Design top, start of the top module:
module top(input clk, por, reset, start_stop, mode, edit_shift, inc, output reg buzzer, output [0:6] seg,output [3:0] digit,output reg [4:0] mode_value);
export LEC_CHECK = 0
export ABC_AREA = 0
export CAP_MARGIN = 20
export CELL_PAD_IN_SITES_GLOBAL_PLACEMENT = 2
export CORE_ASPECT_RATIO = 0.64
export CORE_MARGIN = 6
export CORE_UTILIZATION = 23
export CTS_CLUSTER_DIAMETER = 141
export GPL_TIMING_DRIVEN = 0
export HOLD_SLACK_MARGIN = 0.06
export MAX_ROUTING_LAYER = met4
export MIN_ROUTING_LAYER = met2
export SLEW_MARGIN = 40
create_clock -name core_clock -period 7.73 [get_ports {clk}]
run.sh (not shown) runs the stock make flow with config.mk's settings and CLKGATE_MAP_FILE=.
Edit:
==> flow/config.mk (replaced) <==
export PLATFORM = sky130hd
export DESIGN_NAME = top
export DESIGN_NICKNAME = top
export VERILOG_FILES = /design/flow/design.v
export SDC_FILE = /design/flow/constraint.sdc
export NUM_CORES = 4
export LEC_CHECK = 0
export CAP_MARGIN = 20
export CORE_MARGIN = 2
export CORE_UTILIZATION = 58
export SETUP_SLACK_MARGIN = -0.42
export SLEW_MARGIN = 20
==> flow/constraint.sdc (replaced) <==
create_clock -name core_clock -period 7.0 [get_ports {clk}]
set_input_delay 1.4000 -clock core_clock [delete_from_list [all_inputs] [get_ports {clk}]]
set_output_delay 1.4000 -clock core_clock [all_outputs]
set_load 0.01 [all_outputs]
What happened:
- sequential power is higher by roughly a tenth
- worst setup slack improved by 850 ps
- clock-buffer cell count stays the same
- clock skew decreases by 42 ps
- cell count drops by about a fifth
- global-route usage went down by 2.8 points
- worst hold slack stays flat
- register-to-register slack loses 140 ps
- die area falls by well over a third
Edit:
--- a/flow/config.mk
+++ b/flow/config.mk
@@ -9,4 +9,6 @@
 export CORE_MARGIN = 2
-export CORE_UTILIZATION = 58
+export CORE_UTILIZATION = 66
+export HOLD_SLACK_MARGIN = -0.08
 export SETUP_SLACK_MARGIN = -0.42
 export SLEW_MARGIN = 20
+export TNS_END_PERCENT = 5
=> Via count went up by 0.47%; utilization went up by 7.9 points; power went down by 5.6%; combinational power barely changes.
Edit:
--- a/flow/config.mk
+++ b/flow/config.mk
@@ -9,6 +9,4 @@
 export CORE_MARGIN = 2
-export CORE_UTILIZATION = 66
-export HOLD_SLACK_MARGIN = -0.08
-export SETUP_SLACK_MARGIN = -0.42
+export CORE_UTILIZATION = 40
+export SETUP_SLACK_MARGIN = 1.57
 export SLEW_MARGIN = 20
-export TNS_END_PERCENT = 5
==> flow/constraint.sdc (replaced) <==
create_clock -name core_clock -period 7.58 [get_ports {clk}]
set_input_delay 1.5160 -clock core_clock [delete_from_list [all_inputs] [get_ports {clk}]]
set_output_delay 1.5160 -clock core_clock [all_outputs]
set_load 0.01 [all_outputs]
Result: The new run completed with no timing, DRC or antenna violations; design area goes up by a few percent; area after synthesis does not change; first-iteration DRC count goes down by a quarter to a third; cell count goes up by roughly a tenth.
Edit:
--- a/flow/config.mk
+++ b/flow/config.mk
@@ -10,3 +10,3 @@
 export CORE_UTILIZATION = 40
-export SETUP_SLACK_MARGIN = 1.57
-export SLEW_MARGIN = 20
+export CTS_CLUSTER_SIZE = 44
+export SLEW_MARGIN = 35
==> flow/constraint.sdc (replaced) <==
create_clock -name core_clock -period 10.0 [get_ports {clk}]
set_input_delay 2.0000 -clock core_clock [delete_from_list [all_inputs] [get_ports {clk}]]
set_output_delay 2.0000 -clock core_clock [all_outputs]
set_load 0.01 [all_outputs]
What happened: The new run finished with timing, DRC and antenna clean. Sequential power goes down by about 24%. Clock-buffer cell count goes down by 6. Power falls by about 25%. Worst setup slack improved by 650 ps. Non-clock buffer count decreases by 4. Routed wire length is lower by 2.0%. Clock power decreases by about 26%.
Edit:
--- a/flow/config.mk
+++ b/flow/config.mk
@@ -9,4 +9,3 @@
 export CORE_MARGIN = 2
-export CORE_UTILIZATION = 40
-export CTS_CLUSTER_SIZE = 44
-export SLEW_MARGIN = 35
+export CORE_UTILIZATION = 17
+export SLEW_MARGIN = 20
==> flow/constraint.sdc (replaced) <==
create_clock -name core_clock -period 7.58 [get_ports {clk}]
set_input_delay 1.5160 -clock core_clock [delete_from_list [all_inputs] [get_ports {clk}]]
set_output_delay 1.5160 -clock core_clock [all_outputs]
set_load 0.01 [all_outputs]
Power is higher by a quarter to a third; synthesized area is unchanged; sequential power is higher by a quarter to a third; global-route usage is lower by 14 points; wire length is higher slightly; combinational power is higher by a quarter to a third; final area is higher by a few percent; die area is higher by well over a third.

---

Starting RTL as in the previous note.
clock: 4.86 ns
lec_check: 0
abc_area: 1
cap_margin: 20
core_margin: 2
core_utilization: 72
cts_cluster_diameter: 29
place_density_lb_addon: 0.2
setup_slack_margin: 1.09
slew_margin: 20
Change:
Settings changed: CAP_MARGIN 20 to 10, CTS_CLUSTER_DIAMETER 29 to 28, HOLD_SLACK_MARGIN set to -0.09, PLACE_DENSITY_LB_ADDON 0.2 to unset, SETUP_SLACK_MARGIN 1.09 to 1.16.
Clock period 4.86 ns to 4.21 ns, I/O delays scaled along.
Effect: Now the flow aborted during global routing; synthesized cell count is unchanged; synthesized area stays the same; die area does not change.
Change:
Settings changed: CTS_CLUSTER_DIAMETER 28 to 259, HOLD_SLACK_MARGIN -0.09 to unset, SETUP_SLACK_MARGIN 1.16 to 0.61.
Clock period 4.21 ns to 5.06 ns, I/O delays scaled along.
The changed run finished clean.
Synthesized cell count does not change.
Area after synthesis does not change.
Die area is unchanged.
Change:
Settings changed: ABC_AREA 1 to unset, CAP_MARGIN 10 to 20, CORE_UTILIZATION 72 to 65, CTS_CLUSTER_DIAMETER 259 to unset, SETUP_SLACK_MARGIN 0.61 to unset.
Clock period 5.06 ns to 4.25 ns, I/O delays scaled along.
Non-clock buffer count rose by 59.
Wire length fell by 10%.
Global-route usage fell by 6.3 points.
Via count fell by 14%.
Setup slack loses 670 ps.

---

Starting RTL as in the previous note.
make LEC_CHECK=0 ABC_AREA=1 CAP_MARGIN=25 CORE_MARGIN=9 CORE_UTILIZATION=22 CTS_CLUSTER_SIZE=49 GPL_TIMING_DRIVEN=0 MAX_ROUTING_LAYER=met4 MIN_ROUTING_LAYER=met1 SLEW_MARGIN=20 finish   # period 4.42 ns
Edit:
ABC_AREA = not set   (was 1)
CAP_MARGIN = 20   (was 25)
CORE_MARGIN = 2   (was 9)
CORE_UTILIZATION = 40   (was 22)
CTS_CLUSTER_SIZE = not set   (was 49)
GPL_TIMING_DRIVEN = not set   (was 0)
MAX_ROUTING_LAYER = not set   (was met4)
MIN_ROUTING_LAYER = not set   (was met1)
clock period = 5.06 ns   (was 4.42 ns; I/O delays follow)
Effect:
- The new run finished clean
- cell count shrinks by 31%
- core utilization increases by 19 points
- final area goes down by 11%
- wire length came out lower by 19%
Edit:
CORE_UTILIZATION = 70   (was 40)
CTS_CLUSTER_DIAMETER = 27   (was not set)
SETUP_SLACK_MARGIN = 1.36   (was not set)
clock period = 4.58 ns   (was 5.06 ns; I/O delays follow)
Effect: Via count came out higher by 19%. Design area rose by 9.9%. Power climbs by 63%. Sequential power climbs by 11%. Area after synthesis is unchanged. Hold slack hardly moves. Sequential share of layout area drops by 2.1 points. Critical path depth is unchanged. Routed wire length rises by 20%. Worst setup slack gains 0.31 ns.
Edit:
CORE_UTILIZATION = 63   (was 70)
CTS_CLUSTER_DIAMETER = not set   (was 27)
CTS_CLUSTER_SIZE = 77   (was not set)
HOLD_SLACK_MARGIN = 0.3   (was not set)
SETUP_SLACK_MARGIN = -0.42   (was 1.36)
clock period = 7.0 ns   (was 4.58 ns; I/O delays follow)
Result:
- The new run produced a clean layout
- die size came out higher by roughly a tenth
- routed wire length came out lower by about a fifth
- worst hold slack loses 0.0075 ns
- sequential power came out lower by a quarter to a third

---

top again, from the RTL that the note above started with.
## top
module top(input clk, por, reset, start_stop, mode, edit_shift, inc, output reg buzzer, output [0:6] seg,output [3:0] digit,output reg [4:0] mode_value);
Settings: LEC_CHECK=0, ABC_AREA=1, CAP_MARGIN=20, CORE_ASPECT_RATIO=0.64, CORE_MARGIN=6, CORE_UTILIZATION=40, CTS_CLUSTER_DIAMETER=320, GPL_TIMING_DRIVEN=0, MIN_ROUTING_LAYER=met2, SLEW_MARGIN=10; clock period 10.0 ns.
The first run stopped in global routing on GRT-0116.
Then changed:
--- a/flow/config.mk
+++ b/flow/config.mk
@@ -10,2 +10,2 @@
-export CORE_ASPECT_RATIO = 0.64
-export CORE_MARGIN = 6
+export CELL_PAD_IN_SITES_DETAIL_PLACEMENT = 1
+export CORE_MARGIN = 2
@@ -13 +13 @@
-export CTS_CLUSTER_DIAMETER = 320
+export CTS_CLUSTER_SIZE = 44
@@ -14,0 +15 @@
+export MAX_ROUTING_LAYER = met4
@@ -16 +17,2 @@
-export SLEW_MARGIN = 10
+export SLEW_MARGIN = 35
+export TNS_END_PERCENT = 40
Result: With this change the flow ran to the end with no violations; die area decreases by a little under a tenth; synthesized area stays the same; synthesized cell count is unchanged.
Then changed:
--- a/flow/config.mk
+++ b/flow/config.mk
@@ -8 +8 @@
-export ABC_AREA = 1
+export ABC_AREA = 0
@@ -11,2 +11,3 @@
-export CORE_MARGIN = 2
-export CORE_UTILIZATION = 40
+export CORE_MARGIN = 6
+export CORE_UTILIZATION = 70
+export CTS_CLUSTER_DIAMETER = 182
@@ -15 +16 @@
-export MAX_ROUTING_LAYER = met4
+export MAX_ROUTING_LAYER = met5
@@ -16,0 +18 @@
+export PLACE_DENSITY = 0.89
The changed run ended with an error in detailed placement, error DPL-0033.
Synthesized area falls by about 6.6%.
Synthesized cell count falls by about 22%.
Die size falls by 40%.
Then changed:
==> flow/config.mk (replaced) <==
export PLATFORM = sky130hd
export DESIGN_NAME = top
export DESIGN_NICKNAME = top
export VERILOG_FILES = /design/flow/design.v
export SDC_FILE = /design/flow/constraint.sdc
export NUM_CORES = 4
export LEC_CHECK = 0
export ABC_AREA = 1
export CAP_MARGIN = 20
export CORE_MARGIN = 2
export CORE_UTILIZATION = 72
export CTS_CLUSTER_DIAMETER = 259
export SLEW_MARGIN = 20
==> flow/constraint.sdc (replaced) <==
create_clock -name core_clock -period 6.66 [get_ports {clk}]
set_input_delay 1.3320 -clock core_clock [delete_from_list [all_inputs] [get_ports {clk}]]
set_output_delay 1.3320 -clock core_clock [all_outputs]
set_load 0.01 [all_outputs]
Outcome:
- The new run completed without violations
- die area went down by a few percent
- area after synthesis grows by a little under a tenth
- synthesized cell count went up by a quarter to a third
Then changed:
--- a/flow/config.mk
+++ b/flow/config.mk
@@ -9 +9 @@
-export CAP_MARGIN = 20
+export CAP_MARGIN = 10
@@ -12,0 +13,2 @@
+export HOLD_SLACK_MARGIN = -0.09
+export SETUP_SLACK_MARGIN = 0.53
==> flow/constraint.sdc (replaced) <==
create_clock -name core_clock -period 4.21 [get_ports {clk}]
set_input_delay 0.8420 -clock core_clock [delete_from_list [all_inputs] [get_ports {clk}]]
set_output_delay 0.8420 -clock core_clock [all_outputs]
set_load 0.01 [all_outputs]
Outcome: Die size does not change; worst hold slack degrades by 0.012 ns; count of clock-buffer cells in the layout goes up by 2; routed wire length came out higher by 0.67%.
Power is estimated from default activity; no workload was simulated.
